<file path="design/flow/design.v">
module SME(clk,reset,chardata,isstring,ispattern,valid,match,match_index);
  input clk;
  input reset;
  input [7:0] chardata;
  input isstring;
  input ispattern;
  output match;
  output [4:0] match_index;
  output valid;
  reg match;
  reg [4:0] match_index;
  reg valid;
  reg [7:0] string_data [31:0];
  reg [5:0] string_length;
  reg [7:0] pattern_data [7:0];
  reg [3:0] pattern_length;
  reg [1:0] state;
  reg [5:0] string_counter;
  reg [3:0] pattern_counter;
  reg fresh;             
  reg [5:0] head;        
  reg star_seen;         
  reg [3:0] star_pattern;  
  reg [5:0] star_string;   
  parameter DATA_READ   = 0;
  parameter FIND_HEAD   = 1;
  parameter CHECK_DATA  = 2;
  parameter DATA_OUT    = 3;
  always@(*) valid <= (state == DATA_OUT);
  wire anchored = (pattern_data[0] == "^");
  wire [7:0] pchar = pattern_data[pattern_counter[2:0]];
  wire [7:0] schar = string_data[string_counter[4:0]];
  wire [7:0] prev_char = string_data[head[4:0] - 5'd1];
  wire at_end = (string_counter >= string_length);
  always @(posedge clk or posedge reset) begin
    if(reset)begin
      state <= DATA_READ;
      string_length <= 0;
      pattern_length <= 0;
      match_index <= 0;
      match <= 0;
      fresh <= 1;
      head <= 0;
      star_seen <= 0;
    end
    else begin
      case(state)
        DATA_READ:begin
          if(isstring)begin
            if(fresh)begin
              string_length <= 1;
              string_data[0] <= chardata;
            end
            else begin
              string_length <= string_length + 1;
              string_data[string_length[4:0]] <= chardata;
            end
            pattern_length <= 0;
            fresh <= 0;
          end
          else if(ispattern)begin
            pattern_length <= pattern_length + 1;
            pattern_data[pattern_length[2:0]] <= chardata;
            fresh <= 0;
          end
          else if(pattern_length != 0)begin
            state <= FIND_HEAD;
            head <= 0;
          end
        end
        FIND_HEAD:begin
          if(head >= string_length)begin
            state <= DATA_OUT;
            match <= 0;
            match_index <= 0;
          end
          else if(anchored && head != 0 && prev_char != " ")begin
            head <= head + 1;
          end
          else begin
            state <= CHECK_DATA;
            string_counter <= head;
            pattern_counter <= anchored ? 4'd1 : 4'd0;
            star_seen <= 0;
          end
        end
        CHECK_DATA:begin
          if(pattern_counter >= pattern_length)begin  
            state <= DATA_OUT;
            match <= 1;
            match_index <= head[4:0];
          end
          else if(pchar == "*")begin
            star_seen <= 1;
            star_pattern <= pattern_counter + 1;
            star_string <= string_counter;
            pattern_counter <= pattern_counter + 1;
          end
          else if(pchar == "$" && at_end)begin
            pattern_counter <= pattern_counter + 1;
          end
          else if(!at_end && ( schar == pchar || pchar == "."
                              || (pchar == "$" && schar == " ") ))begin
            string_counter <= string_counter + 1;
            pattern_counter <= pattern_counter + 1;
          end
          else if(star_seen && star_string < string_length)begin
            star_string <= star_string + 1;
            string_counter <= star_string + 1;
            pattern_counter <= star_pattern;
          end
          else begin
            state <= FIND_HEAD;
            head <= head + 1;
          end
        end
        DATA_OUT:begin
          match <= 0;
          match_index <= 0;
          fresh <= 1;
          pattern_length <= 0;
          state <= DATA_READ;
          if(isstring)begin
            string_length <= 1;
            string_data[0] <= chardata;
            fresh <= 0;
          end
          else if(ispattern)begin
            pattern_length <= 1;
            pattern_data[0] <= chardata;
            fresh <= 0;
          end
        end
        default begin
          state <= DATA_READ;
        end
      endcase
    end
  end
endmodule
</file>
<file path="design/flow/run.sh">
#!/bin/bash
# the make line also repeats each setting of config.mk as NAME=value (left out here)
make -C /OpenROAD-flow-scripts/flow DESIGN_CONFIG=/design/flow/config.mk WORK_HOME=/design/flow/orfs CLKGATE_MAP_FILE= finish
</file>
<file path="design/flow/config.mk">
export PLATFORM = sky130hd
export DESIGN_NAME = SME
export DESIGN_NICKNAME = SME
export VERILOG_FILES = /design/flow/design.v
export SDC_FILE = /design/flow/constraint.sdc
export NUM_CORES = 4
export LEC_CHECK = 0
export ABC_AREA = 0
export CAP_MARGIN = 20
export CORE_ASPECT_RATIO = 1.55
export CORE_MARGIN = 2
export CORE_UTILIZATION = 28
export CTS_CLUSTER_DIAMETER = 168
export MAX_ROUTING_LAYER = met4
export MIN_ROUTING_LAYER = met1
export PLACE_DENSITY_LB_ADDON = 0.11
export SETUP_SLACK_MARGIN = 0.41
export SLEW_MARGIN = 30
export TNS_END_PERCENT = 10
</file>
<file path="design/flow/constraint.sdc">
create_clock -name core_clock -period 9.28 [get_ports {clk}]
set_input_delay 1.8560 -clock core_clock [delete_from_list [all_inputs] [get_ports {clk}]]
set_output_delay 1.8560 -clock core_clock [all_outputs]
set_load 0.01 [all_outputs]
</file>
==> changes_impl.md, run 1 <==
### Physical design

- Status: complete, no violations
- Largest logic family: AND-OR/OR-AND gates
- Initial antenna violation count: 0
- Antenna viol nets, final: 0
- Count of tool warnings: 47
- Mapped Avg Cell Area: 11.8 um^2
- Die Y-Extent: 331 um
- CP Launch Type: flip-flop
- Cell taking the most area after synthesis: edfxtp_1
- Final Skew: 0.0167 ns
- Post-synth ARST share: 7.61%
- Yosys aoi share: 17.1%
- Final Cycle Share: 66.3%
- Switching part of the total: 34.4%
- Largest stage delay, worst path: 0.75 ns
- Maximum VDD drop: 0.140 mV
- Pre-CTS setup slack: 3.18 ns
- Drt first pass iters: 5
- GRT overflow: 0
- Final Power: 4.56 mW
- Final Critical Period: 6.15 ns
- Placed Area: 20,600 um^2
- F_max: 163 MHz
- Worst r2r src: head[0]
- Lkg Pwr: 7.27 nW
- Die ar.: 71,100 um^2
- CTS root buf: clkbuf_16
- Clock network fraction of design power: 32.9%
- Final instance area: 21,700 um^2
- Main area contributors: edfxtp_1, dfrtp_1, ha_1
- Worst setup margin: 3.13 ns
- Commonest cells post-synth: edfxtp_1, nand2_1, nor2_1
- Synthesized net count: 1,701
- CTS tree: yes
- Residual DRC: 0
- Routed len/inst: 39.1 um
- Core area: 68,000 um^2
- Buf/Inv on CP: 2
- Critical Path Sink: string_counter[4]
- Vias in the first global route: 15,500
- Max Slew Vio Count: 0
- Final setup vio count: 0
- Worst Hold End: match
- Hold-fix buffers, CTS: 0
- First-pass GRT wire length: 136,000 um
- Post-synth EDFFs: 340
- Fillers: 6,874
- Synth-to-Final Area Change: 12.6%
- Synth Seq Share: 56.6%
- Hold Crit Start: match
- Worst slew margin: 23.2%
- Yosys reg bits: 368
- Simple-gate share of the synthesized area: 13.8%
- Clk latency late pin: 0.60 ns
- Slowest-stage cell, CP: ha_1
- Max-Cap Viols: 0
- WHS Path Cells: 1
- Critical Path AT: 6.37 ns
- PortBufs: 18
- Hold Slack: 0.493 ns
- Seq pwr share: 42.5%
- Crit-path cells: inv_1 > ha_1 > nor3b_1 > xnor2_2 > buf_4 > and3_1 > o31a_1 > nor4_1 > nand4_1 > nor4_1 > a21oi_1 > a21oi_1 > nand2_1 > a211oi_1
- Ys flop type: edfxtp_1
- Clock transition at the registers of the reported paths: 0.07 ns
- Post-CTS setup buffers: 0
- Total Routed Length: 101,000 um
- Yosys warns: 3
- Post-synth top area share: 52.9%
- CP endpoint kind: flip-flop
- Distinct cells, synth: 94
- Sink Count: 368
- Worst Path Required: 9.50 ns
- DP HPWL: 75,100 um
- Post-synth mux share: 5.33%
- Fin. Hold Viols: 0
- Xor+xnor area frac: 0.545%
- DIE WIDTH: 215 um
- RSZ-0062 raised after global routing: false
- Seq group: 1.94 mW
- Crit path kind: reg -> reg
- Fin Setup TNS: 0 ns
- Crit. Startpoint: head[0]
- Routed via count: 15,500
- R2R setup slack: 3.13 ns
- Largest net degree at the start of global routing: 47
- Yosys Instances: 1,637
- # IOs: 19
- Hold WC Path Type: reg -> reg
- PwrDens: 210 nW/um^2
- Maximum root-to-sink buffer count: 3
- Internal power: 2.99 mW
- H-tree level count: 2
- Gpl congestion: 1.06
- Post-synthesis adder-cell area fraction: 3.37%
- Placed Cells: 2,512
- N_diodes: 0
- FP Rows: 119
- CP delay by family, top: simple AND/OR/NAND/NOR gates
- Synthesized instance count: 1,637
- Reg2reg end: string_counter[4]
- Logic pwr share: 24.5%
- Cts repair resizes: 0
- Top Consumer: sequential cells
- Chip area in the Yosys report: 19,300 um^2
- Final Core Density: 31.9%
- Largest fanout on the critical path: 28
- Most common cell in the netlist: edfxtp_1
- Logic power comb: 1.12 mW
- Cell count along the critical path: 14
- Net Switching: 1.57 mW
- Synth Cell Area: 19,300 um^2
- Total Routing Usage GR: 29.0%
- Vias per std cell: 6.02
- Fin cells: 2,577
- Initial drt markers: 1,693
- Worst slew pin tran: 1.14 ns
- Fp util: 28.4%
- Clock group power: 1.50 mW
- FF-to-FF path depth: 14
- Number of CTS-inserted buffers: 39
- Layout net count: 1,710
## cell type report
class                      instances  area (um^2)  share of cell area (%)
multi-input combinational       1120         7810                    35.9
sequential                       368        10900                    50.2
clock buffer                      43          991                    4.56
tap                              907         1130                    5.22
clock inverter                    22          151                   0.697
timing repair buffer              75          576                    2.65
inverter                          42          158                   0.725
## metal layers
layer	wire length (um)	track usage, %	vias up	part of all wire [%]
met5	0	-	-	0
met4	8850	20.7	0	8.8
met3	5160	3.61	273	5.1
met2	50600	50.6	788	50
met1	36100	30.4	7976	36
li1	-	-	6477	-
==> inputs of run 2 (changes only) <==
Settings changed: ABC_AREA 0 to 1, CELL_PAD_IN_SITES_GLOBAL_PLACEMENT set to 2, CORE_ASPECT_RATIO 1.55 to not set, CORE_MARGIN 2 to 8, CORE_UTILIZATION 28 to 40, CTS_CLUSTER_DIAMETER 168 to not set, GPL_TIMING_DRIVEN set to 1, HOLD_SLACK_MARGIN set to 0.16, MIN_ROUTING_LAYER met1 to not set, PLACE_DENSITY set to 0.38, PLACE_DENSITY_LB_ADDON 0.11 to not set, SETUP_SLACK_MARGIN 0.41 to not set, SLEW_MARGIN 30 to 35, TNS_END_PERCENT 10 to 25.
Clock period 9.28 ns to 6.2 ns, I/O delays scaled along.
==> run 2 against run 1 <==
- clock-buffer cell count increased by 5
- core utilization up 13 points
- clock skew rose by 0.017 ns
- via count up 6.7%
- sequential cell count unchanged
- area after synthesis increased by 2.7%
- synthesized cell count is 36% higher
- design area rose by 1.7%
- critical path type unchanged
- largest cell class unchanged
- largest power group unchanged
- highest routed layer unchanged
==> changes_impl.md, run 2 <==
### Physical design

- # IOs: 19 (unchanged)
- Post-synth EDFFs: 340 (unchanged)
- Placed Cells: 2,868 (+14%)
- Synth Seq Share: 55.1% (-1.5 points)
- Initial antenna violation count: 1 (+1)
- Post-CTS setup buffers: 0 (unchanged)
- R2R setup slack: 1.64 ns (-1.49 ns)
- Yosys aoi share: 2.58% (-14 points)
- RSZ-0062 raised after global routing: false
- Worst setup margin: 1.64 ns (-1.49 ns)
- Hold WC Path Type: reg -> reg
- Drt first pass iters: 6 (+1)
- Status: complete, no violations
- Logic area: 7730 um^2 (-1.0%)
- First-pass GRT wire length: 116,000 um (-15%)
- WHS Path Cells: 2 (+1)
- CP endpoint kind: flip-flop
- Critical Path Sink: pattern_counter[1]
- Clock group power: 2.71 mW (+81%)
- Layout net count: 2,314 (+35%)
- Gpl congestion: 1.01 (-4.6%)
- Clock network fraction of design power: 36.2% (+3.3 points)
- Hold Crit Start: star_seen
- Number of CTS-inserted buffers: 44 (+13%)
- Routed via count: 16,600 (+6.7%)
- Max-Cap Viols: 0 (unchanged)
- Vias in the first global route: 16,300 (+4.9%)
- H-tree level count: 2 (unchanged)
- Yosys warns: 3 (unchanged)
- Lkg Pwr: 9.04 nW (+24%)
- Maximum VDD drop: 0.218 mV (+56%)
- Mapped Avg Cell Area: 8.91 um^2 (-24%)
- Fin Setup TNS: 0 ns (unchanged)
- Cell taking the most area after synthesis: edfxtp_1
- Crit path kind: reg -> reg
- Final setup vio count: 0 (unchanged)
- Synthesized instance count: 2,224 (+36%)
- Fin cells: 2,950 (+14%)
- Final Core Density: 45.2% (+13 points)
- Seq pwr share: 38.5% (-4.0 points)
- Fin. Hold Viols: 0 (unchanged)
- Clock transition at the registers of the reported paths: 0.06 ns (about the same)
- Pre-CTS setup slack: 1.67 ns (-1.52 ns)
- Cell count along the critical path: 19 (+5)
- CTS root buf: clkbuf_16
- Yosys Instances: 2,224 (+36%)
- Largest logic family: simple AND/OR/NAND/NOR gates
- Largest stage delay, worst path: 0.47 ns (-0.28 ns)
- Simple-gate share of the synthesized area: 32.6% (+19 points)
- Crit path top cell by count: nand2_1
- Internal power: 4.86 mW (+62%)
- Net Switching: 2.61 mW (+67%)
- Post-synth ARST share: 7.61% (unchanged)
- Distinct cells, synth: 51 (-46%)
- DIE WIDTH: 239 um (+11%)
- Ys flop type: edfxtp_1
- Final Critical Period: 4.56 ns (-1.59 ns)
- Worst slew margin: 42.7% (+19 points)
- Synth-to-Final Area Change: 11.6%
- F_max: 219 MHz (+35%)
- FP Rows: 81 (-32%)
- Crit-path cells: inv_1 > ha_1 > nand3_1 > nand2_4 > inv_2 > buf_4 > nand3_1 > nand2_1 > inv_1 > nand2_1 > nor2_1 > nand2_1 > nor2_1 > nand2_1 > nor2_1 > nand2_1 > nand3_1 > nand4_1 > nor2_1
- CP Launch Type: flip-flop
- Total Routed Length: 80,300 um (-20%)
- Yosys reg bits: 368 (unchanged)
- Routed len/inst: 27.2 um (-30%)
- Sink Count: 368 (unchanged)
- Synth Cell Area: 19,800 um^2 (+2.7%)
- CP delay by family, top: simple AND/OR/NAND/NOR gates
- Reg2reg end: pattern_counter[1]
- PortBufs: 18 (unchanged)
- Commonest cells post-synth: nand2_1, edfxtp_1, nor2_1
- GRT overflow: 0 (unchanged)
- Main area contributors: edfxtp_1, nand2_1, nand3_1
- Buf/Inv on CP: 4 (+2)
- Worst r2r src: head[0]
- DP HPWL: 58,100 um (-23%)
- Chip area in the Yosys report: 19,800 um^2 (+2.7%)
- Hold-fix buffers, CTS: 0 (unchanged)
- Slowest-stage cell, CP: dfrtp_1
- Critical Path AT: 4.79 ns (-1.58 ns)
- Die Y-Extent: 239 um (-28%)
- Count of tool warnings: 49 (+4.3%)
- Fp util: 40.5% (+12 points)
- Post-synth mux share: 0% (-5.3 points)
- Initial drt markers: 1,909 (+13%)
- Top Consumer: sequential cells
- Switching part of the total: 35.0% (+0.60 points)
- Cts repair resizes: 0 (unchanged)
- Seq group: 2.88 mW (+48%)
- Logic pwr share: 25.2% (+0.7 points)
- Largest fanout on the critical path: 40 (+43%)
- Max Slew Vio Count: 0 (unchanged)
- Fillers: 4,895 (-29%)
- Crit. Startpoint: head[0]
- Worst Path Required: 6.43 ns (-3.07 ns)
- Final Cycle Share: 73.5% (+7.3 points)
- Post-synthesis adder-cell area fraction: 3.28% (-0.089 points)
- Synthesized net count: 2,288 (+35%)
- Vias per std cell: 5.61 (-6.8%)
- Clk latency late pin: 0.59 ns (about the same)
- Largest net degree at the start of global routing: 50 (+6.4%)
- Residual DRC: 0 (unchanged)
- Total Routing Usage GR: 28.9% (-0.12 points)
- Logic power comb: 1.88 mW (+68%)
- Register area: 10,900 um^2 (about the same)
- Post-synth top area share: 51.5% (-1.4 points)
- Die ar.: 56,900 um^2 (-20%)
- Xor+xnor area frac: 0.398% (-0.15 points)
- CTS tree: yes
- FF-to-FF path depth: 19 (+5)
- Core area: 49,000 um^2 (-28%)
- Worst Hold End: star_seen
- Final Skew: 0.0334 ns (+0.0167 ns)
- Most common cell in the netlist: nand2_1
- Maximum root-to-sink buffer count: 3 (unchanged)
- Worst slew pin tran: 0.859 ns (-0.281 ns)
- PwrDens: 338 nW/um^2 (+61%)
- Antenna viol nets, final: 0 (unchanged)
- Final Power: 7.47 mW (+64%)
==> run 2: cell type report <==
class                           count  area share, %
Tap cell                          664           3.76
Clock inverter                     33           1.62
Inverter                          198           3.42
Clock buffer                       48           5.14
Sequential cell                   368           49.4
Antenna cell                        1         0.0113
Multi-Input combinational cell   1589           35.0
Timing Repair Buffer               49           1.72
==> run 2: stage by stage <==
stage | area [um^2] | hold slack, ns
after global placement | 20600 | 0.478
final | 22100 | 0.491
after CTS | 22100 | 0.505
after detailed placement | 20600 | 0.489
after floorplan | 19800 | 0.459
after global routing | 22100 | 0.539
==> run 2: routing by layer <==
layer,routed length [um],track usage (%),vias up
li1,-,-,7563
met1,34200,37.9,8118
met2,36600,44.6,720
met3,6000,4.43,159
met4,3590,11.6,0
met5,0,-,-
==> inputs of run 3 (changes only) <==
Settings changed: ABC_AREA 1 to not set, CELL_PAD_IN_SITES_GLOBAL_PLACEMENT 2 to not set, CORE_MARGIN 8 to 2, CORE_UTILIZATION 40 to 72, CTS_CLUSTER_DIAMETER set to 204, GPL_TIMING_DRIVEN 1 to not set, HOLD_SLACK_MARGIN 0.16 to not set, MAX_ROUTING_LAYER met4 to not set, PLACE_DENSITY 0.38 to not set, SETUP_SLACK_MARGIN set to 1.04, SLEW_MARGIN 35 to 20, TNS_END_PERCENT 25 to not set.
Clock period 6.2 ns to 4.0 ns, I/O delays scaled along.
==> run 3 against run 2 <==
- the run now fails in 5_1_grt
- area after synthesis decreased by 2.6%
- synthesized cell count fell by 26%
- die area fell by 51%
==> changes_impl.md, run 3 <==
### Metrics

- Status: stopped before the end
- Failing step: 5_1_grt
- First error: [ERROR GRT-0232] Routing congestion too high. Check the congestion heatmap in the GUI.
- CTS root buf: clkbuf_16
- FP Rows: 59 (-27%)
- Simple-gate share of the synthesized area: 13.8% (-19 points)
- Number of CTS-inserted buffers: 36 (-18%)
- Core area: 26,200 um^2 (-46%)
- Chip area in the Yosys report: 19,300 um^2 (-2.6%)
- H-tree level count: 2 (unchanged)
- Die Y-Extent: 168 um (-30%)
- Sink Count: 368 (unchanged)
- Mapped Avg Cell Area: 11.8 um^2 (+32%)
- DP HPWL: 54,500 um (-6.2%)
- Hold-fix buffers, CTS: 0 (unchanged)
- Post-synth EDFFs: 340 (unchanged)
- Yosys Instances: 1,637 (-26%)
- Synth Cell Area: 19,300 um^2 (-2.6%)
- Yosys aoi share: 17.1% (+14 points)
- Xor+xnor area frac: 0.545% (+0.15 points)
- Commonest cells post-synth: edfxtp_1, nand2_1, nor2_1
- Pre-CTS setup slack: -0.511 ns (-2.18 ns)
- Post-synth mux share: 5.33% (+5.3 points)
- Gpl congestion: 1.51 (+49%)
- Yosys warns: 3 (unchanged)
- Synth Seq Share: 56.6% (+1.5 points)
- Die ar.: 28,100 um^2 (-51%)
- Post-synth ARST share: 7.61% (unchanged)
- Ys flop type: edfxtp_1
- Placed Cells: 2,143 (-25%)
- # IOs: 19 (unchanged)
- Fp util: 73.6% (+33 points)
- Cell taking the most area after synthesis: edfxtp_1
- DIE WIDTH: 168 um (-30%)
- Post-synth top area share: 52.9% (+1.4 points)
- Synthesized net count: 1,701 (-26%)
- Most common cell in the netlist: edfxtp_1
- Distinct cells, synth: 94 (+84%)
- Synthesized instance count: 1,637 (-26%)
- Total Routing Usage GR: 69.0%
- Post-synthesis adder-cell area fraction: 3.37% (+0.089 points)
- GRT overflow: 21
- Yosys reg bits: 368 (unchanged)
- PortBufs: 18 (unchanged)
- Maximum root-to-sink buffer count: 3 (unchanged)
- Main area contributors: edfxtp_1, dfrtp_1, ha_1
- Largest logic family: AND-OR/OR-AND gates
## run 3: repair_timing
action	in CTS
setup buffers	11
pin swaps	43
endpoints found under the setup margin	45
resized	91
gates cloned	1
## run 3: per-stage QoR
step                cell area (um^2)  util [%]
CTS                            23300      89.0
detailed placement             21700      82.7
global placement               21700      82.7
floorplan                      19600         -
## run 3: routing by layer
metal  overflow  GRT usage [%]
met5          0           20.5
met4          9           56.7
met1          0           73.8
met2          9           85.7
met3          3           54.4
==> inputs of run 4 (changes only) <==
Settings changed: ABC_AREA set to 1, CELL_PAD_IN_SITES_GLOBAL_PLACEMENT set to 3, CORE_MARGIN 2 to 8, CORE_UTILIZATION 72 to 40, CTS_CLUSTER_DIAMETER 204 to not set, HOLD_SLACK_MARGIN set to 0.2, MAX_ROUTING_LAYER set to met4, PLACE_DENSITY set to 0.38, SETUP_SLACK_MARGIN 1.04 to not set, SLEW_MARGIN 20 to 35, TNS_END_PERCENT set to 25.
Clock period 4.0 ns to 6.2 ns, I/O delays scaled along.
==> run 4 against run 3 <==
- synthesized cell count rose by 36%
- the run now finishes clean
- area after synthesis rose by 2.7%
- die area increased by 100%
==> changes_impl.md, run 4 <==
### Physical design

- Maximum root-to-sink buffer count: 3 (unchanged)
- Total Routing Usage GR: 28.9%
- Placed Area: 20,600 um^2 (-5.0%)
- Final setup vio count: 0
- Crit path kind: reg -> reg
- Residual DRC: 0
- Yosys Instances: 2,224 (+36%)
- Core area: 49,000 um^2 (+87%)
- Post-synth top area share: 51.5% (-1.4 points)
- Status: complete, no violations
- Simple-gate share of the synthesized area: 32.6% (+19 points)
- F_max: 202 MHz
- Yosys reg bits: 368 (unchanged)
- GRT overflow: 0
- Yosys aoi share: 2.58% (-14 points)
- Commonest cells post-synth: nand2_1, edfxtp_1, nor2_1
- Ys flop type: edfxtp_1
- Register area: 10,900 um^2
- Top Consumer: sequential cells
- Final Skew: 0.0342 ns
- Yosys warns: 3 (unchanged)
- Largest logic family: simple AND/OR/NAND/NOR gates
- Synth-to-Final Area Change: 10.9%
- FF-to-FF path depth: 17
- Clock network fraction of design power: 34.6%
- Worst Path Required: 6.44 ns
- Clock transition at the registers of the reported paths: 0.06 ns
- Post-synth ARST share: 7.61% (unchanged)
- Antenna viol nets, final: 0
- Largest stage delay, worst path: 0.58 ns
- Logic power comb: 1.91 mW
- Largest net degree at the start of global routing: 51
- Main area contributors: edfxtp_1, nand2_1, nand3_1
- R2R setup slack: 1.26 ns
- DP HPWL: 58,800 um (+7.8%)
- Worst Hold End: star_seen
- CP delay by family, top: simple AND/OR/NAND/NOR gates
- Crit. Startpoint: head[0]
- Routed wl met2: 37,600 um
- Hold Crit Start: star_seen
- Vias per std cell: 5.62
- Critical Path AT: 5.18 ns
- Crit-path cells: inv_1 > ha_1 > nand3_1 > nand2_4 > inv_2 > buf_4 > nor2_1 > nor2_1 > nand2_1 > nor2_1 > nand3_1 > nand3_1 > nor2_1 > nand2_1 > nand3_1 > nand4_1 > nor2_1
- N_diodes: 0
- Final Cycle Share: 79.7%
- Count of tool warnings: 49
- Largest fanout on the critical path: 50
- First-pass GRT wire length: 116,000 um
- Initial antenna violation count: 0
- Crit path top cell by count: nor2_1
- Drt first pass iters: 6
- Sink Count: 368 (unchanged)
- Switching part of the total: 35.9%
- Routed len/inst: 27.4 um
- Synth Cell Area: 19,800 um^2 (+2.7%)
- Post-CTS setup buffers: 0 (-11)
- Internal power: 4.70 mW
- CTS root buf: clkbuf_16
- Cell taking the most area after synthesis: edfxtp_1
- Seq pwr share: 39.3%
- Met3 WL post-DR: 5590 um
- DIE WIDTH: 239 um (+42%)
- Clk latency late pin: 0.59 ns
- Lkg Pwr: 8.97 nW
- Mapped Avg Cell Area: 8.91 um^2 (-24%)
- CP endpoint kind: flip-flop
- WHS Path Cells: 2
- Worst slew margin: 38.1%
- Routed via count: 16,500
- Initial drt markers: 1,862
- Max Slew Vio Count: 0
- WL met1: 34,300 um
- Seq group: 2.88 mW
- Hold WC Path Type: reg -> reg
- Gpl congestion: 0.988 (-35%)
- Fin. Hold Viols: 0
- Final Critical Period: 4.94 ns
- # IOs: 19 (unchanged)
- Worst slew pin tran: 0.924 ns
- Hold-fix buffers, CTS: 0 (unchanged)
- Post-synth EDFFs: 340 (unchanged)
- FP Rows: 81 (+37%)
- Net Switching: 2.63 mW
- PortBufs: 18 (unchanged)
- Fillers: 4,898
- Final Power: 7.33 mW
- CTS tree: yes
- Total Routed Length: 80,800 um
- PwrDens: 334 nW/um^2
- Hold Slack: 0.505 ns
- Most common cell in the netlist: nand2_1
- Xor+xnor area frac: 0.398% (-0.15 points)
- Maximum VDD drop: 0.222 mV
- Final instance area: 22,000 um^2
- Slowest-stage cell, CP: nand2_4
- Logic pwr share: 26.1%
- Layout net count: 2,312
- Die Y-Extent: 239 um (+42%)
- Fp util: 40.5% (-33 points)
- Cell count along the critical path: 17
- Fin Setup TNS: 0 ns
- Synthesized net count: 2,288 (+35%)
- Vias in the first global route: 16,300
- Critical Path Sink: pattern_counter[0]
- Number of CTS-inserted buffers: 44 (+22%)
- Post-synth mux share: 0% (-5.3 points)
- Synth Seq Share: 55.1% (-1.5 points)
- Die ar.: 56,900 um^2 (+100%)
- H-tree level count: 2 (unchanged)
- Worst r2r src: head[0]
- Post-synthesis adder-cell area fraction: 3.28% (-0.089 points)
- Buf/Inv on CP: 3
- Max-Cap Viols: 0
- Chip area in the Yosys report: 19,800 um^2 (+2.7%)
- CP Launch Type: flip-flop
- Reg2reg end: pattern_counter[0]
- Logic area: 7730 um^2
- Distinct cells, synth: 51 (-46%)
- Synthesized instance count: 2,224 (+36%)
- Clock group power: 2.54 mW
- Cts repair resizes: 0 (-100%)
- RSZ-0062 raised after global routing: false
- Top Metal Used: met4
[run 4: cell type report]
cell class              instances  share of cell area [%]
flip-flops and latches        368                    49.7
multi-input cells            1589                    35.2
clock buffers                  49                    5.10
well taps                     664                    3.78
inverters                     198                    3.45
repair buffers                 47                    1.67
clock inverters                28                    1.14
[run 4: stage by stage]
step | util, % | instances | setup WS (ns)
6_report | 44.9 | 2943 | 1.26
3_5_place_dp | 42.1 | 2866 | 1.28
4_1_cts | 44.9 | 2943 | 1.28
3_3_place_gp | 42.0 | 2866 | 1.35
2_1_floorplan | - | 2224 | 2.96
5_1_grt | 44.9 | 2943 | 0.965
[run 4: per-layer routing]
layer  global-route usage [%]  vias to the layer above
met5                        -                        -
met3                     4.00                      139
li1                         -                     7538
met2                     45.9                      712
met4                     10.2                        0
met1                     37.8                     8152
==> inputs of run 5 (changes only) <==
Settings changed: CORE_MARGIN 8 to 2, HOLD_SLACK_MARGIN 0.2 to not set, MAX_ROUTING_LAYER met4 to not set, PLACE_DENSITY 0.38 to not set, SLEW_MARGIN 35 to 20, TNS_END_PERCENT 25 to 30.
==> run 5 against run 4 <==
- still clean on timing, DRC and antenna
- hold slack worse by 0.0032 ns
- global-route usage is 3.1 points higher
- maximum frequency up 3.0%
- power increased by 2.7%
- sequential power is essentially flat
- largest cell class unchanged
==> changes_impl.md, run 5 <==
### Physical design

- Status: complete, no violations
- Synth Seq Share: 55.1% (unchanged)
- Final Critical Period: 4.80 ns (-0.143 ns)
- Crit. Startpoint: head[0]
- Top Consumer: sequential cells
- Clk latency late pin: 0.58 ns (about the same)
- Worst slew margin: 25.4% (-13 points)
- Cell taking the most area after synthesis: edfxtp_1
- Ys flop type: edfxtp_1
- Logic power comb: 1.90 mW (about the same)
- Final setup vio count: 0 (unchanged)
- Core area: 49,000 um^2 (unchanged)
- Distinct cells, synth: 51 (unchanged)
- Clock network fraction of design power: 36.4% (+1.8 points)
- Initial drt markers: 2,167 (+16%)
- Synthesized instance count: 2,224 (unchanged)
- Antenna viol nets, final: 0 (unchanged)
- Fp util: 40.5% (unchanged)
- Cell count along the critical path: 19 (+2)
- Switching part of the total: 35.0% (-0.90 points)
- CP Launch Type: flip-flop
- Yosys warns: 3 (unchanged)
- Post-CTS setup buffers: 0 (unchanged)
- FF-to-FF path depth: 19 (+2)
- Fin. Hold Viols: 0 (unchanged)
- Synthesized net count: 2,288 (unchanged)
- Count of tool warnings: 49 (unchanged)
- Crit-path cells: inv_1 > ha_1 > nand3_1 > nand2_4 > buf_4 > nor2_1 > nand2_1 > nand2_1 > inv_1 > nand2_1 > nor2_1 > nand2_1 > nor2_1 > nand2_1 > nor2_1 > nand2_1 > nand3_1 > nand4_1 > nor2_1
- Drt first pass iters: 6 (unchanged)
- CP endpoint kind: flip-flop
- Max Slew Vio Count: 0 (unchanged)
- Reg2reg end: pattern_counter[3]
- Post-synth EDFFs: 340 (unchanged)
- DP HPWL: 58,500 um (-0.50%)
- Layout net count: 2,311 (-0.043%)
- Worst Path Required: 6.45 ns (about the same)
- Maximum VDD drop: 0.234 mV (+5.2%)
- Die ar.: 51,300 um^2 (-9.8%)
- Post-synth mux share: 0% (unchanged)
- Seq pwr share: 38.3% (-1.0 points)
- Synth-to-Final Area Change: 11.3%
- Lkg Pwr: 9.02 nW (+0.48%)
- Worst Hold End: star_seen
- Max-Cap Viols: 0 (unchanged)
- Number of CTS-inserted buffers: 44 (unchanged)
- Critical Path Sink: pattern_counter[3]
- Gpl congestion: 0.926 (-6.3%)
- Routed len/inst: 27.6 um (+0.65%)
- Largest fanout on the critical path: 41 (-18%)
- Clock transition at the registers of the reported paths: 0.06 ns (about the same)
- Cts repair resizes: 0 (unchanged)
- Buf/Inv on CP: 3 (unchanged)
- Simple-gate share of the synthesized area: 32.6% (unchanged)
- Seq group: 2.88 mW (about the same)
- Vias per std cell: 5.65 (+0.54%)
- Maximum root-to-sink buffer count: 3 (unchanged)
- Worst slew pin tran: 1.11 ns (+0.190 ns)
- Hold WC Path Type: reg -> reg
- Yosys Instances: 2,224 (unchanged)
- Clock group power: 2.74 mW (+8%)
- N_diodes: 0 (unchanged)
- Residual DRC: 0 (unchanged)
- Net Switching: 2.63 mW (+0.16%)
- Yosys aoi share: 2.58% (unchanged)
- Crit path top cell by count: nand2_1
- Logic pwr share: 25.3% (-0.8 points)
- Vias in the first global route: 16,200 (-0.66%)
- Fin cells: 2,943 (unchanged)
- Die Y-Extent: 227 um (-5.0%)
- Hold Crit Start: star_seen
- # IOs: 19 (unchanged)
- Total Routing Usage GR: 32.0% (+3.1 points)
- Internal power: 4.90 mW (+4.2%)
- Routed via count: 16,600 (+0.54%)
- Slowest-stage cell, CP: buf_4
- Initial antenna violation count: 3 (+3)
- R2R setup slack: 1.40 ns (+0.14 ns)
- Final Core Density: 45.1% (+0.18 points)
- Post-synth ARST share: 7.61% (unchanged)
- CTS root buf: clkbuf_16
- Crit path kind: reg -> reg
- Main area contributors: edfxtp_1, nand2_1, nand3_1
- H-tree level count: 2 (unchanged)
- Final Cycle Share: 77.4% (-2.3 points)
- PortBufs: 18 (unchanged)
- Sink Count: 368 (unchanged)
- Critical Path AT: 5.05 ns (-0.13 ns)
- Post-synthesis adder-cell area fraction: 3.28% (unchanged)
- Worst r2r src: head[0]
- RSZ-0062 raised after global routing: false
- Largest logic family: simple AND/OR/NAND/NOR gates
- Largest net degree at the start of global routing: 45 (-12%)
- Hold-fix buffers, CTS: 0 (unchanged)
- DIE WIDTH: 227 um (-5.0%)
- Yosys reg bits: 368 (unchanged)
- Largest stage delay, worst path: 0.58 ns (about the same)
- Xor+xnor area frac: 0.398% (unchanged)
- FP Rows: 81 (unchanged)
- CP delay by family, top: simple AND/OR/NAND/NOR gates
- Mapped Avg Cell Area: 8.91 um^2 (unchanged)
- Fin Setup TNS: 0 ns (unchanged)
- WHS Path Cells: 2 (unchanged)
- Post-synth top area share: 51.5% (unchanged)
- PwrDens: 341 nW/um^2 (+2.3%)
- CTS tree: yes
- First-pass GRT wire length: 116,000 um (-0.29%)
- Total Routed Length: 81,300 um (+0.65%)
- F_max: 208 MHz (+3.0%)
- GRT overflow: 0 (unchanged)
- Most common cell in the netlist: nand2_1
- Chip area in the Yosys report: 19,800 um^2 (unchanged)
- Commonest cells post-synth: nand2_1, edfxtp_1, nor2_1
- Final Skew: 0.0178 ns (-0.0165 ns)
- Placed Cells: 2,865 (-0.035%)
- Synth Cell Area: 19,800 um^2 (unchanged)
==> run 5: area by class of cell <==
class,count,area (um^2)
fillers,4887,26900
clock inverters,25,335
well taps,664,831
clock buffers,53,1160
inverters,198,757
repair buffers,46,353
flip-flops and latches,368,10900
multi-input cells,1589,7710
==> run 5: per-stage QoR <==
step	setup WS (ns)	cell area, um^2	power, mW	hold WS [ns]
after floorplan	2.96	19800	4.11	0.459
after global placement	1.61	20600	4.81	0.483
after detailed placement	1.51	20600	4.80	0.491
after CTS	1.52	22100	7.52	0.503
after global routing	1.20	22100	7.80	0.554
final	1.40	22100	7.53	0.502
==> run 5: per-layer routing <==
layer / part of all wire (%) / wire [um] / up-vias / global-route usage [%]
met5: 0 / 0 / - / 0
met4: 3.9 / 3160 / 0 / 11.5
met3: 7.5 / 6090 / 160 / 4.47
met2: 46 / 37500 / 802 / 51.5
met1: 42 / 34500 / 8119 / 44.3
li1: - / - / 7549 / -
==> inputs of run 6 (changes only) <==
Settings changed: ABC_AREA 1 to 0, CELL_PAD_IN_SITES_DETAIL_PLACEMENT set to 0, CELL_PAD_IN_SITES_GLOBAL_PLACEMENT 3 to 2, CORE_ASPECT_RATIO set to 0.52, CORE_MARGIN 2 to 3, CORE_UTILIZATION 40 to 27, CTS_CLUSTER_SIZE set to 73, GPL_ROUTABILITY_DRIVEN set to 1, GPL_TIMING_DRIVEN set to 1, HOLD_SLACK_MARGIN set to -0.0, MAX_ROUTING_LAYER set to met4, MIN_ROUTING_LAYER set to met1, PLACE_DENSITY set to 0.48, SETUP_SLACK_MARGIN set to 0.8, SLEW_MARGIN 20 to 30, TNS_END_PERCENT 30 to 10.
Clock period 6.2 ns to 4.81 ns, I/O delays scaled along.
==> run 6 against run 5 <==
- still clean on timing, DRC and antenna
- register-to-register slack got worse by 1.3 ns
- wire length rose by 39%
- critical path depth fell by 2
- global-route usage fell by 1.2 points
- power rose by 31%
- sequential cell count did not move
- maximum frequency rose by 2.9%
- hold slack got worse by 0.013 ns
- final cell count fell by 6.0%
- non-clock buffer count rose by 194
- area after synthesis fell by 2.6%
- highest routed layer unchanged
==> changes_impl.md, run 6 <==
### Physical design

- Status: complete, no violations
- RSZ-0062 raised after global routing: true
- CTS tree: yes
- Max-Cap Viols: 0 (unchanged)
- Xor+xnor area frac: 0.545% (+0.15 points)
- Distinct cells, synth: 94 (+84%)
- Vias per std cell: 6.08 (+7.5%)
- GRT overflow: 0 (unchanged)
- Synth Cell Area: 19,300 um^2 (-2.6%)
- CP Launch Type: flip-flop
- Commonest cells post-synth: edfxtp_1, nand2_1, nor2_1
- Post-synthesis adder-cell area fraction: 3.37% (+0.089 points)
- Chip area in the Yosys report: 19,300 um^2 (-2.6%)
- Internal power: 6.41 mW (+31%)
- Yosys reg bits: 368 (unchanged)
- F_max: 215 MHz (+2.9%)
- PwrDens: 414 nW/um^2 (+21%)
- Synth Seq Share: 56.6% (+1.5 points)
- Final Cycle Share: 96.9% (+20 points)
- Post-synth ARST share: 7.61% (unchanged)
- Placed Cells: 2,662 (-7.1%)
- Final Critical Period: 4.66 ns (-0.136 ns)
- # IOs: 19 (unchanged)
- Clock group power: 3.22 mW (+18%)
- Slowest-stage cell, CP: a222oi_1
- Hold-fix buffers, CTS: 0 (unchanged)
- FF-to-FF path depth: 17 (-2)
- Synthesized net count: 1,701 (-26%)
- Clock transition at the registers of the reported paths: 0.06 ns (about the same)
- FP Rows: 69 (-15%)
- Crit path top cell by count: buf_4
- Lkg Pwr: 8.32 nW (-7.7%)
- Yosys warns: 3 (unchanged)
- Core area: 69,500 um^2 (+42%)
- Seq pwr share: 37.9% (-0.4 points)
- WHS Path Cells: 1 (-1)
- Number of CTS-inserted buffers: 39 (-11%)
- Fin cells: 2,766 (-6.0%)
- Die Y-Extent: 199 um (-12%)
- Residual DRC: 0 (unchanged)
- Switching part of the total: 35.2% (+0.18 points)
- Cell taking the most area after synthesis: edfxtp_1
- Final Core Density: 34.4% (-11 points)
- PortBufs: 18 (unchanged)
- Crit-path cells: buf_6 > ha_4 > buf_6 > buf_12 > a222oi_1 > o22ai_1 > a311oi_2 > nand4_1 > buf_4 > nor3_4 > mux2_4 > o2111a_2 > a211oi_2 > buf_4 > o211ai_1 > a211oi_1 > buf_4
- Ys flop type: edfxtp_1
- Simple-gate share of the synthesized area: 13.8% (-19 points)
- Hold Crit Start: match
- Logic power comb: 2.92 mW (+54%)
- DIE WIDTH: 377 um (+66%)
- Crit path kind: reg -> reg
- Routed len/inst: 40.8 um (+48%)
- Synth-to-Final Area Change: 23.9%
- Gpl congestion: 1.03 (+11%)
- Fin. Hold Viols: 0 (unchanged)
- Final Power: 9.89 mW (+31%)
- Worst Path Required: 5.11 ns (-1.34 ns)
- Post-synth top area share: 52.9% (+1.4 points)
- Sink Count: 368 (unchanged)
- Post-synth EDFFs: 340 (unchanged)
- First-pass GRT wire length: 149,000 um (+29%)
- Crit. Startpoint: string_counter[0]
- Total Routed Length: 113,000 um (+39%)
- CP delay by family, top: AND-OR/OR-AND gates
- Count of tool warnings: 50 (+2.0%)
- Max Slew Vio Count: 0 (unchanged)
- Largest net degree at the start of global routing: 42 (-6.7%)
- Reg2reg end: star_string[0]
- Vias in the first global route: 15,600 (-3.9%)
- Clock network fraction of design power: 32.6% (-3.8 points)
- Net Switching: 3.47 mW (+32%)
- Yosys Instances: 1,637 (-26%)
- DP HPWL: 87,300 um (+49%)
- Routed via count: 16,800 (+1.1%)
- Die ar.: 74,900 um^2 (+46%)
- Fp util: 27.8% (-13 points)
- Antenna viol nets, final: 0 (unchanged)
- Critical Path AT: 4.96 ns (-0.09 ns)
- Logic pwr share: 29.5% (+4.2 points)
- Largest stage delay, worst path: 0.60 ns (+0.02 ns)
- Drt first pass iters: 9 (+3)
- Maximum VDD drop: 0.210 mV (-10%)
- Initial antenna violation count: 6 (+3)
- R2R setup slack: 0.15 ns (-1.25 ns)
- Final setup vio count: 0 (unchanged)
- Critical Path Sink: star_string[0]
- Synthesized instance count: 1,637 (-26%)
- Worst r2r src: string_counter[0]
- Most common cell in the netlist: edfxtp_1
- Post-synth mux share: 5.33% (+5.3 points)
- Worst slew margin: 25.3% (-0.089 points)
- Final Skew: 0.0353 ns (+0.0175 ns)
- Top Consumer: sequential cells
- Cell count along the critical path: 17 (-2)
- Initial drt markers: 2,609 (+20%)
- Layout net count: 1,875 (-19%)
- Hold WC Path Type: reg -> reg
- Yosys aoi share: 17.1% (+14 points)
- Largest fanout on the critical path: 6 (-85%)
- Worst slew pin tran: 1.11 ns (-0.00310 ns)
- Main area contributors: edfxtp_1, dfrtp_1, ha_1
- Worst Hold End: match
- Mapped Avg Cell Area: 11.8 um^2 (+32%)
- CTS root buf: clkbuf_16
- Total Routing Usage GR: 30.9% (-1.2 points)
- Clk latency late pin: 0.61 ns (+0.03 ns)
- Maximum root-to-sink buffer count: 3 (unchanged)
- Buf/Inv on CP: 6 (+3)
- Largest logic family: AND-OR/OR-AND gates
- H-tree level count: 2 (unchanged)
- Seq group: 3.74 mW (+30%)
- CP endpoint kind: flip-flop
run 6: cell type report:
| class | instances | area (um^2) |
|---|---|---|
| multi-input combinational | 1120 | 8210 |
| timing repair buffer | 240 | 2170 |
| fill | 6858 | 45600 |
| clock inverter | 23 | 241 |
| clock buffer | 48 | 1040 |
| sequential | 368 | 10900 |
| tap | 923 | 1150 |
| inverter | 42 | 158 |
| antenna | 2 | 5.00 |
run 6: metal layers:
layer	vias up	GRT usage (%)	part of all wire [%]
met2	963	34.9	34
met3	83	12.2	14
met4	0	3.59	1.0
met1	8924	49.7	51
met5	-	-	0
li1	6837	-	-
run 6: timing repair:
item	4_1_cts	5_1_grt
gates resized	81	12
setup buffers	28	2
pin swaps	33	4
setup endpoints to repair	39	39
gates cloned	1	0
run 6: stage by stage:
| step | worst slack (ns) | TNS [ns] | hold WS [ns] | area [um^2] |
|---|---|---|---|---|
| floorplan | 0.431 | 0 | 0.472 | 19400 |
| global placement | -0.482 | -12.04 | 0.465 | 21800 |
| detailed placement | -0.510 | -12.16 | 0.484 | 21900 |
| CTS | 0.334 | 0 | 0.497 | 23800 |
| global route | 0.129 | 0 | 0.513 | 23900 |
| finish | 0.149 | 0 | 0.489 | 23900 |
==> inputs of run 7 (changes only) <==
Settings changed: ABC_AREA 0 to not set, CAP_MARGIN 20 to 10, CELL_PAD_IN_SITES_DETAIL_PLACEMENT 0 to not set, CELL_PAD_IN_SITES_GLOBAL_PLACEMENT 2 to not set, CORE_ASPECT_RATIO 0.52 to not set, CORE_MARGIN 3 to 2, CORE_UTILIZATION 27 to 72, CTS_CLUSTER_DIAMETER set to 91, CTS_CLUSTER_SIZE 73 to 72, GPL_ROUTABILITY_DRIVEN 1 to 0, GPL_TIMING_DRIVEN 1 to not set, HOLD_SLACK_MARGIN -0.0 to not set, MAX_ROUTING_LAYER met4 to not set, MIN_ROUTING_LAYER met1 to not set, PLACE_DENSITY 0.48 to 0.41, SETUP_SLACK_MARGIN 0.8 to -0.13, SLEW_MARGIN 30 to 20, TNS_END_PERCENT 10 to not set.
Clock period 4.81 ns to 1.85 ns, I/O delays scaled along.
==> run 7 against run 6 <==
- the flow now stops in 4_1_cts
- die area decreased by 62%
- synthesized cell count unchanged
- area after synthesis unchanged
==> changes_impl.md, run 7 <==
### Metrics

- Status: stopped before the end
- Failing step: 4_1_cts
- First error: [ERROR DPL-0033] detailed placement checks failed during check placement.
- Fp util: 73.6% (+46 points)
- Yosys warns: 3 (unchanged)
- Synth Cell Area: 19,300 um^2 (unchanged)
- Yosys Instances: 1,637 (unchanged)
- DIE WIDTH: 168 um (-55%)
- Yosys reg bits: 368 (unchanged)
- Die Y-Extent: 168 um (-16%)
- FP Rows: 59 (-14%)
- Cell taking the most area after synthesis: edfxtp_1
- Simple-gate share of the synthesized area: 13.8% (unchanged)
- Most common cell in the netlist: edfxtp_1
- Post-synth top area share: 52.9% (unchanged)
- Commonest cells post-synth: edfxtp_1, nand2_1, nor2_1
- Ys flop type: edfxtp_1
- Main area contributors: edfxtp_1, dfrtp_1, ha_1
- Chip area in the Yosys report: 19,300 um^2 (unchanged)
- Yosys aoi share: 17.1% (unchanged)
- Synthesized instance count: 1,637 (unchanged)
- Post-synth EDFFs: 340 (unchanged)
- Post-synth ARST share: 7.61% (unchanged)
- Synthesized net count: 1,701 (unchanged)
- Pre-CTS setup slack: -2.75 ns (-2.24 ns)
- # IOs: 19 (unchanged)
- Mapped Avg Cell Area: 11.8 um^2 (unchanged)
- PortBufs: 18 (unchanged)
- Xor+xnor area frac: 0.545% (unchanged)
- Core area: 26,200 um^2 (-62%)
- Distinct cells, synth: 94 (unchanged)
- Post-synth mux share: 5.33% (unchanged)
- Die ar.: 28,100 um^2 (-62%)
- Largest logic family: AND-OR/OR-AND gates
- DP HPWL: 64,400 um (-26%)
- Synth Seq Share: 56.6% (unchanged)
- Post-synthesis adder-cell area fraction: 3.37% (unchanged)
run 7: through the flow:
stage	instance area (um^2)	hold slack (ns)	utilization [%]	power, mW	instances
3_3_place_gp	24300	0.461	92.9	16.6	2443
3_5_place_dp	24300	0.468	92.9	17.1	2443
2_1_floorplan	19700	0.469	-	13.4	1637
==> inputs of run 8 (changes only) <==
Settings changed: ABC_AREA set to 1, CAP_MARGIN 10 to 20, CELL_PAD_IN_SITES_DETAIL_PLACEMENT set to 1, CELL_PAD_IN_SITES_GLOBAL_PLACEMENT set to 3, CORE_ASPECT_RATIO set to 1.86, CORE_MARGIN 2 to 3, CORE_UTILIZATION 72 to 27, CTS_CLUSTER_DIAMETER 91 to not set, CTS_CLUSTER_SIZE 72 to 73, GPL_TIMING_DRIVEN set to 1, MAX_ROUTING_LAYER set to met5, MIN_ROUTING_LAYER set to met1, PLACE_DENSITY 0.41 to 0.48, SETUP_SLACK_MARGIN -0.13 to 0.8, SLEW_MARGIN 20 to 15, TNS_END_PERCENT set to 10.
Clock period 1.85 ns to 4.81 ns, I/O delays scaled along.
==> run 8 against run 7 <==
- the run now finishes clean
- synthesized cell count is 36% higher
- die area went up to 2.7 times the previous value
- area after synthesis is 2.7% higher
==> changes_impl.md, run 8 <==
### Physical design

- Distinct cells, synth: 51 (-46%)
- Logic pwr share: 30.4%
- Residual DRC: 0
- Drt first pass iters: 5
- Synth Cell Area: 19,800 um^2 (+2.7%)
- Layout net count: 2,389
- Final instance area: 23,200 um^2
- Mapped Avg Cell Area: 8.91 um^2 (-24%)
- Yosys warns: 3 (unchanged)
- GRT overflow: 0
- Fin. Hold Viols: 0
- CTS tree: yes
- Seq pwr share: 37.7%
- Maximum root-to-sink buffer count: 3
- Yosys aoi share: 2.58% (-14 points)
- FF-to-FF path depth: 19
- Total Routed Length: 109,000 um
- Most common cell in the netlist: nand2_1
- Hold Slack: 0.501 ns
- Final setup vio count: 0
- PwrDens: 425 nW/um^2
- Post-synth ARST share: 7.61% (unchanged)
- Crit. Startpoint: head[0]
- Commonest cells post-synth: nand2_1, edfxtp_1, nor2_1
- Clock group power: 3.14 mW
- Critical Path Sink: head[4]
- Final Power: 9.85 mW
- Clock network fraction of design power: 31.9%
- Fin cells: 3,308
- Yosys Instances: 2,224 (+36%)
- Cell count along the critical path: 19
- Status: complete, no violations
- Worst r2r src: head[0]
- Die Y-Extent: 375 um (+120%)
- Die ar.: 76,800 um^2 (+170%)
- Antenna viol nets, final: 0
- Hold WC Path Type: reg -> reg
- Xor+xnor area frac: 0.398% (-0.15 points)
- Pre-CTS setup slack: 0.376 ns (+3.12 ns)
- Initial antenna violation count: 2
- Slowest-stage cell, CP: dfrtp_1
- Worst Path Required: 5.28 ns
- Largest net degree at the start of global routing: 47
- N_diodes: 0
- Clk latency late pin: 0.61 ns
- Routed via count: 16,700
- Synthesized net count: 2,288 (+35%)
- First-pass GRT wire length: 148,000 um
- Synth-to-Final Area Change: 17.0%
- Chip area in the Yosys report: 19,800 um^2 (+2.7%)
- Worst setup margin: 0.902 ns
- Crit path top cell by count: nand2_1
- Lkg Pwr: 9.40 nW
- Fin Setup TNS: 0 ns
- Logic power comb: 3.00 mW
- Largest fanout on the critical path: 8
- Crit-path cells: inv_1 > buf_4 > ha_1 > clkinvlp_4 > nor3_4 > buf_4 > nand2_1 > nand4_1 > nor2_1 > nand2_1 > nor2_1 > nand2_1 > nor2_1 > nand2_1 > nand2_2 > nand2_4 > nand3_4 > nand2_1 > nand2_1
- Placed Area: 21,400 um^2 (-12%)
- Net Switching: 3.76 mW
- CP Launch Type: flip-flop
- Final Skew: 0.0278 ns
- Fp util: 27.4% (-46 points)
- Hold Crit Start: star_seen
- R2R setup slack: 0.90 ns
- Simple-gate share of the synthesized area: 32.6% (+19 points)
- FP Rows: 134 (+130%)
- Crit path kind: reg -> reg
- Seq group: 3.72 mW
- Final Cycle Share: 81.2%
- Main area contributors: edfxtp_1, nand2_1, nand3_1
- Internal power: 6.10 mW
- Top Consumer: sequential cells
- Register area: 10,900 um^2
- DP HPWL: 86,800 um (+35%)
- Critical Path AT: 4.38 ns
- Count of tool warnings: 51
- Hold-fix buffers, CTS: 0
- Buf/Inv on CP: 4
- Yosys reg bits: 368 (unchanged)
- Reg2reg end: head[4]
- PortBufs: 18 (unchanged)
- Post-synth mux share: 0% (-5.3 points)
- Initial drt markers: 898
- CTS root buf: clkbuf_16
- Final Critical Period: 3.91 ns
- Maximum VDD drop: 0.275 mV
- H-tree level count: 2
- Synthesized instance count: 2,224 (+36%)
- Placed Cells: 3,213 (+32%)
- DIE WIDTH: 205 um (+22%)
- # IOs: 19 (unchanged)
- Final Core Density: 32.1%
- Switching part of the total: 38.1%
- CP delay by family, top: simple AND/OR/NAND/NOR gates
- Cell taking the most area after synthesis: edfxtp_1
- Total Routing Usage GR: 28.2%
- WHS Path Cells: 2
- Post-synthesis adder-cell area fraction: 3.28% (-0.089 points)
- Worst Hold End: star_seen
- RSZ-0062 raised after global routing: true
- F_max: 256 MHz
- Vias in the first global route: 17,900
- Fillers: 8,385
- Logic area: 7990 um^2
- Post-synth EDFFs: 340 (unchanged)
- Post-synth top area share: 51.5% (-1.4 points)
- Max-Cap Viols: 0
- Worst slew margin: 26.0%
- Vias per std cell: 5.05
- Sink Count: 368
- Max Slew Vio Count: 0
- Routed len/inst: 33.1 um
- Synth Seq Share: 55.1% (-1.5 points)
- Clock transition at the registers of the reported paths: 0.06 ns
- Largest stage delay, worst path: 0.47 ns
- Worst slew pin tran: 1.11 ns
- Largest logic family: simple AND/OR/NAND/NOR gates
- Core area: 72,300 um^2 (+180%)
- CP endpoint kind: flip-flop
- Ys flop type: edfxtp_1
- Number of CTS-inserted buffers: 40
-- run 8: area by class of cell --
class,count,area share [%]
timing repair buffer,128,4.63
inverter,198,3.29
clock inverter,24,0.955
multi-input combinational,1589,34.5
sequential,368,47.1
tap,952,5.14
clock buffer,49,4.46
-- run 8: per-layer routing --
| metal | vias up | part of all wire [%] | GRT usage (%) |
|---|---|---|---|
| met3 | 222 | 2.5 | 2.73 |
| met4 | 2 | 9.6 | 21.3 |
| met1 | 8389 | 32 | 26.1 |
| li1 | 7678 | - | - |
| met5 | - | 0.010 | 0 |
| met2 | 425 | 56 | 55.5 |
-- run 8: what timing repair did --
item | 4_1_cts | 5_1_grt
gates resized | 43 | 42
setup buffers | 7 | 15
endpoints found under the setup margin | 35 | 34
pin swaps | 0 | 8
gates cloned | 0 | 0
==> inputs of run 9 (changes only) <==
Settings changed: CELL_PAD_IN_SITES_DETAIL_PLACEMENT 1 to not set, CELL_PAD_IN_SITES_GLOBAL_PLACEMENT 3 to not set, CORE_ASPECT_RATIO 1.86 to not set, CORE_MARGIN 3 to 2, CORE_UTILIZATION 27 to 26, CTS_CLUSTER_SIZE 73 to 47, GPL_ROUTABILITY_DRIVEN 0 to 1, GPL_TIMING_DRIVEN 1 to 0, MIN_ROUTING_LAYER met1 to not set, PLACE_DENSITY 0.48 to not set, SETUP_SLACK_MARGIN 0.8 to -0.13, SLEW_MARGIN 15 to 0, TNS_END_PERCENT 10 to not set.
Clock period 4.81 ns to 5.66 ns, I/O delays scaled along.
==> run 9 against run 8 <==
- sequential cell count unchanged
- hold slack got worse by 0.0021 ns
- register-to-register slack about the same
- area after synthesis unchanged
- clock-buffer cell count decreased by 3
- critical path depth increased by 1
- largest power group unchanged
==> changes_impl.md, run 9 <==
### Physical design

- Seq group: 3.13 mW (-16%)
- Fin. Hold Viols: 0 (unchanged)
- DIE WIDTH: 280 um (+37%)
- Total Routing Usage GR: 20.1% (-8.1 points)
- Total Routed Length: 80,100 um (-27%)
- Final instance area: 22,900 um^2 (-1.2%)
- CTS tree: yes
- Switching part of the total: 35.8% (-2.3 points)
- Reg2reg end: pattern_counter[0]
- CP delay by family, top: simple AND/OR/NAND/NOR gates
- Placed Cells: 3,240 (+0.84%)
- Residual DRC: 0 (unchanged)
- CP endpoint kind: flip-flop
- Synth-to-Final Area Change: 15.6%
- Drt first pass iters: 6 (+1)
- FP Rows: 101 (-25%)
- Largest fanout on the critical path: 10 (+2)
- Final Cycle Share: 83.8% (+2.6 points)
- Fp util: 26.2% (-1.2 points)
- Routed via count: 16,900 (+1.2%)
- CP Launch Type: flip-flop
- Net Switching: 3.00 mW (-20%)
- Die ar.: 78,400 um^2 (+2.1%)
- Main area contributors: edfxtp_1, nand2_1, nand3_1
- RSZ-0062 raised after global routing: false
- Initial antenna violation count: 1 (-1)
- PwrDens: 366 nW/um^2 (-14%)
- Seq pwr share: 37.3% (-0.4 points)
- Maximum root-to-sink buffer count: 3 (unchanged)
- Final Skew: 0.0271 ns (-0.000670 ns)
- Count of tool warnings: 47 (-7.8%)
- Cell count along the critical path: 20 (+1)
- Routed len/inst: 24.2 um (-27%)
- Logic power comb: 2.28 mW (-24%)
- Worst Path Required: 5.88 ns (+0.60 ns)
- Logic pwr share: 27.3% (-3.1 points)
- Number of CTS-inserted buffers: 41 (+2.5%)
- Top Consumer: sequential cells
- Sink Count: 368 (unchanged)
- Yosys aoi share: 2.58% (unchanged)
- Antenna viol nets, final: 0 (unchanged)
- Slowest-stage cell, CP: dfrtp_1
- Gpl congestion: 1.05
- Cell taking the most area after synthesis: edfxtp_1
- Hold Crit Start: star_seen
- DP HPWL: 60,100 um (-31%)
- WHS Path Cells: 2 (unchanged)
- Fin Setup TNS: 0 ns (unchanged)
- Chip area in the Yosys report: 19,800 um^2 (unchanged)
- Hold-fix buffers, CTS: 0 (unchanged)
- Post-CTS setup buffers: 0 (-7)
- Hold WC Path Type: reg -> reg
- Commonest cells post-synth: nand2_1, edfxtp_1, nor2_1
- Ys flop type: edfxtp_1
- N_diodes: 0 (unchanged)
- Post-synth mux share: 0% (unchanged)
- # IOs: 19 (unchanged)
- Post-synth ARST share: 7.61% (unchanged)
- Layout net count: 2,369 (-0.84%)
- Post-synthesis adder-cell area fraction: 3.28% (unchanged)
- PortBufs: 18 (unchanged)
- First-pass GRT wire length: 114,000 um (-23%)
- Crit path kind: reg -> reg
- Maximum VDD drop: 0.248 mV (-9.8%)
- Critical Path Sink: pattern_counter[0]
- Worst slew margin: 20.0% (-6.0 points)
- Hold Slack: 0.499 ns (-0.00206 ns)
- Critical Path AT: 4.96 ns (+0.58 ns)
- Core area: 75,700 um^2 (+4.8%)
- Worst r2r src: head[0]
- Vias in the first global route: 16,100 (-9.9%)
- Clock transition at the registers of the reported paths: 0.06 ns (about the same)
- Yosys Instances: 2,224 (unchanged)
- Vias per std cell: 5.10 (+0.98%)
- Max Slew Vio Count: 0 (unchanged)
- F_max: 211 MHz (-18%)
- Clk latency late pin: 0.58 ns (-0.03 ns)
- Yosys warns: 3 (unchanged)
- Post-synth top area share: 51.5% (unchanged)
- Lkg Pwr: 9.27 nW (-1.4%)
- Crit-path cells: inv_1 > ha_1 > inv_1 > nand2_1 > nand2_1 > nand3_4 > nor2_2 > buf_4 > nand3_1 > nand2_1 > nor2_1 > nand2_1 > nor2_1 > nand2_1 > nand2_1 > nor2_1 > nand2_1 > nand3_1 > nand4_1 > nor2_1
- Distinct cells, synth: 51 (unchanged)
- Most common cell in the netlist: nand2_1
- Yosys reg bits: 368 (unchanged)
- Final Power: 8.38 mW (-15%)
- Initial drt markers: 2,297 (+160%)
- Worst Hold End: star_seen
- GRT overflow: 0 (unchanged)
- R2R setup slack: 0.92 ns (about the same)
- Crit path top cell by count: nand2_1
- Clock network fraction of design power: 35.4% (+3.5 points)
- Fin cells: 3,316 (+0.24%)
- Mapped Avg Cell Area: 8.91 um^2 (unchanged)
- Status: complete, no violations
- Clock group power: 2.97 mW (-5%)
- Buf/Inv on CP: 3 (-1)
- Largest stage delay, worst path: 0.53 ns (+0.06 ns)
- Placed Area: 21,400 um^2 (+0.16%)
- Final Critical Period: 4.74 ns (+0.835 ns)
- Die Y-Extent: 280 um (-25%)
- Simple-gate share of the synthesized area: 32.6% (unchanged)
- Synth Seq Share: 55.1% (unchanged)
- CTS root buf: clkbuf_16
- Cts repair resizes: 0 (-100%)
- Synth Cell Area: 19,800 um^2 (unchanged)
- Synthesized instance count: 2,224 (unchanged)
- Post-synth EDFFs: 340 (unchanged)
- Crit. Startpoint: head[0]
- Synthesized net count: 2,288 (unchanged)
- Final setup vio count: 0 (unchanged)
- FF-to-FF path depth: 20 (+1)
- H-tree level count: 2 (unchanged)
- Max-Cap Viols: 0 (unchanged)
- Worst slew pin tran: 1.20 ns (+0.0862 ns)
- Largest logic family: simple AND/OR/NAND/NOR gates
- Xor+xnor area frac: 0.398% (unchanged)
- Internal power: 5.38 mW (-12%)
- Largest net degree at the start of global routing: 41 (-13%)
-- run 9: final cells by class --
| cell class | count | area (um^2) |
|---|---|---|
| Buffer | 69 | 439 |
| Clock buffer | 46 | 1090 |
| Tap cell | 978 | 1220 |
| Multi-Input combinational cell | 1589 | 7710 |
| Clock inverter | 30 | 378 |
| Timing Repair Buffer | 38 | 409 |
| Sequential cell | 368 | 10900 |
| Fill cell | 7971 | 52800 |
| Inverter | 198 | 757 |
-- run 9: stage by stage --
step	utilization (%)	setup WS, ns
2_1_floorplan	-	2.53
4_1_cts	30.3	1.05
3_5_place_dp	28.3	1.07
6_report	30.3	0.917
5_1_grt	30.3	0.768
3_3_place_gp	28.0	0.743
-- run 9: per-layer routing --
metal  GRT usage [%]  up-vias  part of all wire, %
met5               0        -                    0
met4            9.65        0                  5.7
met3            4.14      243                  9.7
met2            31.2      952                   44
met1            26.8     8065                   41
li1                -     7661                    -
==> inputs of run 10 (changes only) <==
Settings changed: ABC_AREA 1 to not set, CORE_UTILIZATION 26 to 40, CTS_CLUSTER_SIZE 47 to not set, GPL_ROUTABILITY_DRIVEN 1 to not set, GPL_TIMING_DRIVEN 0 to not set, MAX_ROUTING_LAYER met5 to not set, SETUP_SLACK_MARGIN -0.13 to not set, SLEW_MARGIN 0 to 20.
Clock period 5.66 ns to 5.63 ns, I/O delays scaled along.
==> run 10 against run 9 <==
- area after synthesis fell by 2.6%
- critical endpoint is now pattern_counter[1]
- still clean
- final cell count fell by 30%
- core utilization rose by 15 points
- sequential cell count did not move
- register-to-register slack got worse by 0.63 ns
- first-iteration DRC count rose by 6.2%
- maximum frequency fell by 11%
- power fell by 7.2%
- sequential power rose by 2%
==> changes_impl.md, run 10 <==
### Physical design

- Count of tool warnings: 47 (unchanged)
- Commonest cells post-synth: edfxtp_1, nand2_1, nor2_1
- WHS Path Cells: 1 (-1)
- Die ar.: 50,000 um^2 (-36%)
- Synthesized instance count: 1,637 (-26%)
- Antenna viol nets, final: 0 (unchanged)
- Top Consumer: sequential cells
- H-tree level count: 2 (unchanged)
- Worst Path Required: 5.92 ns (+0.04 ns)
- Total Routed Length: 85,100 um (+6.2%)
- Fin Setup TNS: 0 ns (unchanged)
- Yosys Instances: 1,637 (-26%)
- CP delay by family, top: simple AND/OR/NAND/NOR gates
- Post-synth mux share: 5.33% (+5.3 points)
- Yosys aoi share: 17.1% (+14 points)
- Hold-fix buffers, CTS: 0 (unchanged)
- Pre-CTS setup slack: 0.423 ns (-0.646 ns)
- Final setup vio count: 0 (unchanged)
- Fin. Hold Viols: 0 (unchanged)
- RSZ-0062 raised after global routing: false
- # IOs: 19 (unchanged)
- FF-to-FF path depth: 15 (-25%)
- Largest logic family: AND-OR/OR-AND gates
- Ys flop type: edfxtp_1
- Gpl congestion: 1.04 (-1.5%)
- Post-synthesis adder-cell area fraction: 3.37% (+0.089 points)
- Seq group: 3.20 mW (+2%)
- Fp util: 40.5% (+14 points)
- Clock transition at the registers of the reported paths: 0.06 ns (about the same)
- Slowest-stage cell, CP: nor4_1
- Worst slew pin tran: 1.19 ns (-0.00186 ns)
- Largest stage delay, worst path: 0.70 ns (+0.17 ns)
- Lkg Pwr: 7.51 nW (-19%)
- Seq pwr share: 41.0% (+3.7 points)
- Logic power comb: 1.89 mW (-17%)
- FP Rows: 80 (-21%)
- Yosys reg bits: 368 (unchanged)
- Die Y-Extent: 224 um (-20%)
- Critical Path AT: 5.63 ns (+0.67 ns)
- Residual DRC: 0 (unchanged)
- CTS tree: yes
- Final Critical Period: 5.34 ns (+0.597 ns)
- Distinct cells, synth: 94 (+84%)
- Routed via count: 15,900 (-6.2%)
- Worst Hold End: match
- Hold Crit Start: match
- Mapped Avg Cell Area: 11.8 um^2 (+32%)
- Synth Seq Share: 56.6% (+1.5 points)
- Crit. Startpoint: string_counter[0]
- Xor+xnor area frac: 0.545% (+0.15 points)
- Initial drt markers: 2,439 (+6.2%)
- Net Switching: 2.52 mW (-16%)
- Crit-path cells: ha_1 > and3_1 > ha_1 > a22oi_1 > o21ai_0 > nor4_1 > nand4_1 > nor4_1 > o2111ai_1 > a2111oi_4 > a211oi_2 > nor2_4 > nor3_1 > a211oi_1 > buf_4
- Synth-to-Final Area Change: 12.7%
- Total Routing Usage GR: 33.8% (+14 points)
- Switching part of the total: 32.4% (-3.4 points)
- Worst setup margin: 0.290 ns (-0.627 ns)
- CP Launch Type: flip-flop
- DP HPWL: 62,900 um (+4.7%)
- PortBufs: 18 (unchanged)
- Final Skew: 0.0249 ns (-0.00226 ns)
- Core area: 47,600 um^2 (-37%)
- Cts repair resizes: 0 (unchanged)
- Yosys warns: 3 (unchanged)
- Synthesized net count: 1,701 (-26%)
- Final Cycle Share: 94.8% (+11 points)
- Fillers: 4,377 (-45%)
- Layout net count: 1,742 (-26%)
- Clock group power: 2.70 mW (-9.1%)
- Largest fanout on the critical path: 14 (+4)
- Maximum VDD drop: 0.213 mV (-14%)
- DIE WIDTH: 224 um (-20%)
- Critical Path Sink: pattern_counter[1]
- Cell taking the most area after synthesis: edfxtp_1
- Internal power: 5.26 mW (-2.2%)
- Post-synth EDFFs: 340 (unchanged)
- Clock network fraction of design power: 34.6% (-0.8 points)
- Most common cell in the netlist: edfxtp_1
- Max Slew Vio Count: 0 (unchanged)
- Sink Count: 368 (unchanged)
- Simple-gate share of the synthesized area: 13.8% (-19 points)
- Status: complete, no violations
- CP endpoint kind: flip-flop
- Post-synth ARST share: 7.61% (unchanged)
- Worst r2r src: string_counter[0]
- Drt first pass iters: 6 (unchanged)
- Crit path kind: reg -> reg
- Initial antenna violation count: 5 (+4)
- Reg2reg end: pattern_counter[1]
- CTS root buf: clkbuf_16
- F_max: 187 MHz (-11%)
- GRT overflow: 0 (unchanged)
- Largest net degree at the start of global routing: 62 (+51%)
- R2R setup slack: 0.29 ns (-0.63 ns)
- Cell count along the critical path: 15 (-25%)
- Clk latency late pin: 0.58 ns (about the same)
- Worst slew margin: 20.4% (+0.42 points)
- Vias per std cell: 6.83 (+34%)
- Buf/Inv on CP: 1 (-2)
- PwrDens: 358 nW/um^2 (-2.2%)
- Post-CTS setup buffers: 0 (unchanged)
- Logic pwr share: 24.3% (-3.0 points)
- First-pass GRT wire length: 118,000 um (+3.5%)
- Number of CTS-inserted buffers: 41 (unchanged)
- Synth Cell Area: 19,300 um^2 (-2.6%)
- Vias in the first global route: 14,900 (-7.6%)
- Hold WC Path Type: reg -> reg
- Chip area in the Yosys report: 19,300 um^2 (-2.6%)
- Main area contributors: edfxtp_1, dfrtp_1, ha_1
- Post-synth top area share: 52.9% (+1.4 points)
- Maximum root-to-sink buffer count: 3 (unchanged)
- Routed len/inst: 36.6 um (+52%)
- Max-Cap Viols: 0 (unchanged)
## run 10: routing by layer
layer	vias up	track usage [%]	routed length, um
met5	-	0	9
met4	2	13.7	4120
met3	235	9.93	9380
met2	1056	49.6	36100
met1	8045	47.0	35500
li1	6541	-	-
## run 10: layout make-up
type	instances	area [um^2]	share of cell area [%]
tap	615	769	3.54
clock inverter	26	268	1.23
clock buffer	44	1040	4.77
antenna	4	10.0	0.0460
timing repair buffer	105	831	3.82
inverter	42	158	0.725
multi-input combinational	1120	7760	35.7
sequential	368	10900	50.2
## run 10: stage by stage
stage          area, um^2  utilization (%)  std cells  power (mW)  hold slack, ns
2_1_floorplan       19300                -       1637        4.30           0.472
3_3_place_gp        20400             42.9       2250        5.06           0.461
3_5_place_dp        20400             42.9       2250        5.06           0.486
4_1_cts             21700             45.6       2320        7.73           0.499
5_1_grt             21700             45.6       2320        8.00           0.521
6_report            21700             45.6       2324        7.78           0.504
Power figures rest on the tool's default switching activity, not on a simulated workload.
